Design reuleaux, start of the top module:
module reuleaux(input logic clk, input logic rst_n, input logic [2:0] colour,
                input logic [7:0] centre_x, input logic [6:0] centre_y, input logic [7:0] diameter,
                input logic start, output logic done,
                output logic [7:0] vga_x, output logic [6:0] vga_y,
                output logic [2:0] vga_colour, output logic vga_plot);
     logic [7:0] offset_y;
     logic load_offset_y;
     logic reset_offset_y;
     logic [7:0] offset_x;
     logic load_offset_x;
     logic reset_offset_x;
     logic signed [9:0] crit;
     logic load_crit_a;
     logic load_crit_b;
     logic reset_crit;
     logic [7:0] c_x3;                                       
     assign c_x3 = centre_x;
     logic [6:0] c_y3;                                       
     logic [50:0] c_y3_temp;
  ...
==> flow/config.mk <==
export PLATFORM = sky130hd
export DESIGN_NAME = reuleaux
export DESIGN_NICKNAME = reuleaux
export VERILOG_FILES = /design/flow/design.v
export SDC_FILE = /design/flow/constraint.sdc
export NUM_CORES = 4
export LEC_CHECK = 0
export ABC_AREA = 1
export CAP_MARGIN = 5
export CELL_PAD_IN_SITES_GLOBAL_PLACEMENT = 0
export CORE_ASPECT_RATIO = 1.11
export CORE_MARGIN = 2
export CORE_UTILIZATION = 67
export CTS_CLUSTER_DIAMETER = 233
export CTS_CLUSTER_SIZE = 56
export GPL_ROUTABILITY_DRIVEN = 1
export GPL_TIMING_DRIVEN = 1
export PLACE_DENSITY = 0.6
export SETUP_SLACK_MARGIN = 5.0
export SLEW_MARGIN = 0
==> flow/constraint.sdc <==
create_clock -name core_clock -period 26.9 [get_ports {clk}]
set_input_delay 5.3800 -clock core_clock [delete_from_list [all_inputs] [get_ports {clk}]]
set_output_delay 5.3800 -clock core_clock [all_outputs]
set_load 0.01 [all_outputs]
run.sh (not shown) runs the stock make flow with config.mk's settings and CLKGATE_MAP_FILE=.
The starting point aborted during global routing (5_1_grt).
==> next run, changes <==
Settings changed: ABC_AREA 1 to 0, CAP_MARGIN 5 to 15, CELL_PAD_IN_SITES_GLOBAL_PLACEMENT 0 to 3, CORE_UTILIZATION 67 to 29, CTS_CLUSTER_DIAMETER 233 to not set, CTS_CLUSTER_SIZE 56 to 98, PLACE_DENSITY 0.6 to not set, PLACE_DENSITY_LB_ADDON set to 0.19.
Clock period 26.9 ns to 30.7 ns, I/O delays scaled along.
Outcome: This time the run completed and failed the layout checks on setup timing. Synthesized cell count falls by 26%. Die size rises by 110%. Synthesized area falls by 8.3%.
==> next run, changes <==
Settings changed: CELL_PAD_IN_SITES_GLOBAL_PLACEMENT 3 to 1, CORE_UTILIZATION 29 to 47, CTS_CLUSTER_DIAMETER set to 221, PLACE_DENSITY set to 0.95, PLACE_DENSITY_LB_ADDON 0.19 to not set, SETUP_SLACK_MARGIN 5.0 to -1.52, TNS_END_PERCENT set to 40.
The changed run reached the layout checks and failed them: setup timing.
Final area drops by about 10%.
Area after synthesis is unchanged.
==> next run, changes <==
Settings changed: ABC_AREA 0 to 1, CELL_PAD_IN_SITES_GLOBAL_PLACEMENT 1 to 0, CORE_ASPECT_RATIO 1.11 to 0.98, CORE_UTILIZATION 47 to 65, CTS_CLUSTER_DIAMETER 221 to 358, CTS_CLUSTER_SIZE 98 to 43, HOLD_SLACK_MARGIN set to -0.09, PLACE_DENSITY 0.95 to not set, SETUP_SLACK_MARGIN -1.52 to not set, TNS_END_PERCENT 40 to not set.
Result: The new run completed without violations. Cell count came out higher by about 10%. Routed wire length came out higher by about 2.6%. Hold slack degrades by 0.14 ns. Worst setup slack improves by 2.4 ns. Synthesized area went up by about 9%. Global-route usage climbs by 8.7 points. Count of clock-buffer cells in the layout is lower by 1. Design area shrinks by 6.3%. Core utilization increases by 12 points. Via count climbs by about 8%. Critical path depth is higher by 21.
==> next run, changes <==
Settings changed: CELL_PAD_IN_SITES_GLOBAL_PLACEMENT 0 to 1, CORE_ASPECT_RATIO 0.98 to 1.11, CORE_UTILIZATION 65 to 29, CTS_CLUSTER_DIAMETER 358 to 221, CTS_CLUSTER_SIZE 43 to 98, HOLD_SLACK_MARGIN -0.09 to not set, PLACE_DENSITY set to 0.84, SETUP_SLACK_MARGIN set to -0.69, TNS_END_PERCENT set to 40.
Effect: Utilization is lower by 38 points; final cell count is higher by about a fifth; routed wire length is higher by a few percent.
==> next run, changes <==
Settings changed: ABC_AREA 1 to 0, CELL_PAD_IN_SITES_GLOBAL_PLACEMENT 1 to 0, CORE_UTILIZATION 29 to 58, CTS_CLUSTER_DIAMETER 221 to not set, CTS_CLUSTER_SIZE 98 to 29, PLACE_DENSITY 0.84 to not set, PLACE_DENSITY_LB_ADDON set to 0.19, SETUP_SLACK_MARGIN -0.69 to not set, SLEW_MARGIN 0 to 40, TNS_END_PERCENT 40 to not set.
The changed run ran to the end with violations: setup timing.
Routed wire length fell by a few percent.
Register-to-register slack gains 1.0 ns.
Via count fell by a few percent.
Cell area barely changes.
Worst hold slack gains 0.098 ns.
Utilization rose by 42 points.

* * *

== red ==
Starting RTL as in the previous note.
// reuleaux
module reuleaux(input logic clk, input logic rst_n, input logic [2:0] colour,
                input logic [7:0] centre_x, input logic [6:0] centre_y, input logic [7:0] diameter,
                input logic start, output logic done,
                output logic [7:0] vga_x, output logic [6:0] vga_y,
                output logic [2:0] vga_colour, output logic vga_plot);
clock: 24.5 ns
lec_check: 0
cap_margin: 20
core_margin: 4
core_utilization: 18
gpl_timing_driven: 1
max_routing_layer: met4
place_density_lb_addon: 0.12
setup_slack_margin: 4.95
slew_margin: 40
What the final checks of red revealed, after a flow that finished every stage, was a layout that fails on negative setup slack.
Changes in blue relative to red:
Settings: GPL_TIMING_DRIVEN removed (was 1); SETUP_SLACK_MARGIN changed from 4.95 to 5.0; MAX_ROUTING_LAYER removed (was met4); CORE_UTILIZATION changed from 18 to 66; SLEW_MARGIN changed from 40 to 20; CORE_MARGIN changed from 4 to 2; PLACE_DENSITY_LB_ADDON removed (was 0.12); the clock period (ns, I/O delays scaled along) changed from 24.5 to 34.7.
Notes after the runs:
blue finished end to end and its layout was clean on timing, DRC and antenna.
The critical-path cell with the highest stage delay comes out sky130_fd_sc_hd__fa_2 in one run and sky130_fd_sc_hd__fa_1 in the other, namely in blue and red respectively.
[compare] base=red new=blue: remaining max-slew budget at the tightest pin fell by 26 points; instance area at placement down 24%; multi-input logic portion of the cell area has increased.
Relative to red, the total wire length of blue is lower by 48 mm.
Going from red to blue, via count shrank by a few percent.
Diff red -> blue | number of placed cells counting well taps | down by more than a quarter
Input-level comparison between green and blue:
Settings: a change of CORE_UTILIZATION from 66 to 40; a change of SETUP_SLACK_MARGIN from 5.0 to 3.05; a change of the clock period (ns, I/O delays scaled along) from 34.7 to 39.2.
--- outcome ---
Comparing the two runs side by side, green comes out behind blue on worst hold slack across all endpoints.
Delta (green minus blue): final worst-path cycle share decreased 7.3 points; first-pass GRT wire length decreased 0.48%; area of the chip increased 36,000 um^2; number of non-clock buffers decreased 123.
The routed wire length in green sits 1.2% below the value recorded for blue.
Relative to green, the following input files were edited for orange:
Settings: SETUP_SLACK_MARGIN no longer set, was 3.05; the clock period (ns, I/O delays scaled along) now 31.2, was 39.2.
==> comparison <==
Compared with green, orange shows a lower longest individual stage delay on the worst path. Compared with green, orange shows a higher global-route track usage on met2. The complex-gate fraction of the synthesized area was comparable across green and orange. Of green and orange, just one finished clean: green. orange ran in full, but the layout does not pass; the checks complain about negative setup slack. From green to orange the numbers moved as follows: count of buffers inserted at the top-level ports flat; HPWL after detailed placement up about 11%; via count of the first global-routing pass up 12%.
diff inputs: orange => purple
Settings: SETUP_SLACK_MARGIN newly set to -2.0; ABC_AREA newly set to 1; CORE_UTILIZATION changed from 40 to 66; the clock period (ns, I/O delays scaled along) changed from 31.2 to 29.8.
Notes after the runs:
None of the runs orange and purple ends with a clean layout.
purple -> stages 100% | layout checks FAIL | negative setup slack
Finished, but not clean: orange, with negative setup slack.
purple contains more vias than orange.
The longest individual stage delay on the worst path on purple is in line with that on orange.
In the flow results for orange and purple, the routed wire length is smaller on purple.
Between orange and purple, detailed placement HPWL is lower for purple, orange comes in above that.
orange → purple: cell count went up by about 9%, global-route wire length before repair lower.
purple: critical path depth 19 above orange
Cell area | purple vs orange | purple smaller

* * *

== job 4871 ==
reuleaux again, from the RTL that the note above started with.
clock: 30.7 ns
lec_check: 0
abc_area: 1
cap_margin: 15
cell_pad_in_sites_global_placement: 1
core_aspect_ratio: 1.11
core_margin: 2
core_utilization: 39
cts_cluster_size: 98
gpl_routability_driven: 0
gpl_timing_driven: 0
hold_slack_margin: 0.01
setup_slack_margin: 5.0
slew_margin: 0
Job 4871 closes out successfully: all stages finished, all timing, DRC and antenna checks passed.
Input-level comparison between job 5728 and job 4871:
Settings: GPL_TIMING_DRIVEN: 0 -> 1; HOLD_SLACK_MARGIN: 0.01 -> unset; MIN_ROUTING_LAYER: unset -> met2; CORE_ASPECT_RATIO: 1.11 -> 0.92; CORE_UTILIZATION: 39 -> 72; CAP_MARGIN: 15 -> 10; CELL_PAD_IN_SITES_DETAIL_PLACEMENT: unset -> 0; the clock period (ns, I/O delays scaled along): 30.7 -> 59.9.
Notes after the runs:
- Stage in which a tool error killed job 5728: global placement without I/O.
- Vertical die dimension in job 5728 is 33% below job 4871.
- Between job 5728 and job 4871, the difference in synthesized cell area is negligible.
- Comparing job 5728 and job 4871, area of the core region is lower on job 5728.
- Comparing job 5728 and job 4871, die size is higher on job 4871.
Setup changes, job 5728 to job 4415
Settings: setting PLACE_DENSITY to 0.4 for the first time; removing CORE_ASPECT_RATIO (formerly 0.92); changing CTS_CLUSTER_SIZE from 98 to 97; removing GPL_ROUTABILITY_DRIVEN (formerly 0); removing GPL_TIMING_DRIVEN (formerly 1); removing SETUP_SLACK_MARGIN (formerly 5.0); changing CAP_MARGIN from 10 to 20; removing CELL_PAD_IN_SITES_DETAIL_PLACEMENT (formerly 0); changing SLEW_MARGIN from 0 to 20; removing CELL_PAD_IN_SITES_GLOBAL_PLACEMENT (formerly 1); removing MIN_ROUTING_LAYER (formerly met2); changing the clock period (ns, I/O delays scaled along) from 59.9 to 12.9.
--- outcome ---
The log for job 4415 ends in global routing with error GRT-0116, so the run never completed.
Xor and xnor fraction of the mapped netlist area: job 5728 vs job 4415 identical
Job 4415 ends up with lower floorplan-stage core utilization than job 5728 does.
Reported for job 5728 and job 4415, synthesized cell count turned out identical to the last digit.
From job 4415 to job 5728, sequential cell area fraction in the yosys report did not move at all.
Simple-gate share of the synthesized area: job 4415 vs job 5728 identical
Die size essentially unchanged between job 4415 and job 5728.
Reported for job 5728 and job 4415, AND-OR/OR-AND share of the synthesized area turned out identical to the last digit.
Compared with job 5728, in job 4415 area inside the core boundary increased 0.74%; die outline width lower; count of standard-cell rows now sits higher.
Edits applied to the flow inputs when going from job 4415 to job 6257:
Settings: CORE_UTILIZATION: 72 -> 40; PLACE_DENSITY: 0.4 -> unset; ABC_AREA: 1 -> unset; CTS_CLUSTER_SIZE: 97 -> unset; the clock period (ns, I/O delays scaled along): 12.9 -> 40.0.
[summary]
Looking at the reports, job 6257 completed the entire flow and the layout it produced met the timing, DRC and antenna checks. Job 4415 reports its top logic cell family in the synthesized netlist as simple AND/OR/NAND/NOR gates while job 6257 reports AND-OR/OR-AND gates. [compare] base=job 4415 new=job 6257: fraction of synthesized cell area in xor and xnor cells increased by 4.6 points relative to the old numbers; number of gates given a new drive strength after cts -224; number of standard cells after synthesis shows a reduction of about 26%; post-synthesis instance area fell by 3200 sq um; number of placed cells counting well taps now sits lower. Synthesized area per cell went up by more than 10% going from job 4415 to job 6257. Between job 6257 and job 4415, it is job 6257 whose die area is higher, by 64%. Area of the placeable core went up by more than half going from job 4415 to job 6257. [compare] base=job 4415 new=job 6257: number of cells in the yosys synthesis report saw a decrease; synthesis area per yosys moved down.
The following lists how job 9444 was set up differently from job 6257:
Settings: a change of CORE_UTILIZATION from 40 to 65; a change of CORE_MARGIN from 2 to 3; an added MAX_ROUTING_LAYER of met4; an added CELL_PAD_IN_SITES_GLOBAL_PLACEMENT of 1; an added CELL_PAD_IN_SITES_DETAIL_PLACEMENT of 1; an added ABC_AREA of 1; a change of SLEW_MARGIN from 20 to 15; an added GPL_ROUTABILITY_DRIVEN of 0.
[summary]
No final results exist for job 9444, since it was stopped by error GPL-0301 during global placement without I/O.
Number of instances in the synthesized netlist, job 9444 vs job 6257: up by more than a quarter
Taking job 6257 as the reference point, the number of distinct library cells after synthesis of job 9444 falls by about 40%.
Job 9444 vs. job 6257: number of cell instances after yosys synthesis went up by 35%.
On synthesized area, the lower figure sits with job 6257, not job 9444.
Of job 9444 and job 6257, the lower xor and xnor area share after synthesis belongs to job 9444.
Average size of a mapped cell shrinks by more than 10% when moving from job 6257 to job 9444.
Simple-gate share of the synthesized area: job 9444 > job 6257
Compared with job 6257, in job 9444 post-synthesis chip area from yosys now larger; part of the Yosys area used for sequential elements down 0.19 points; chip area decreased by about 30% relative to the old numbers.
Share of synthesized cell area in and-or and or-and compound cells (higher): job 6257
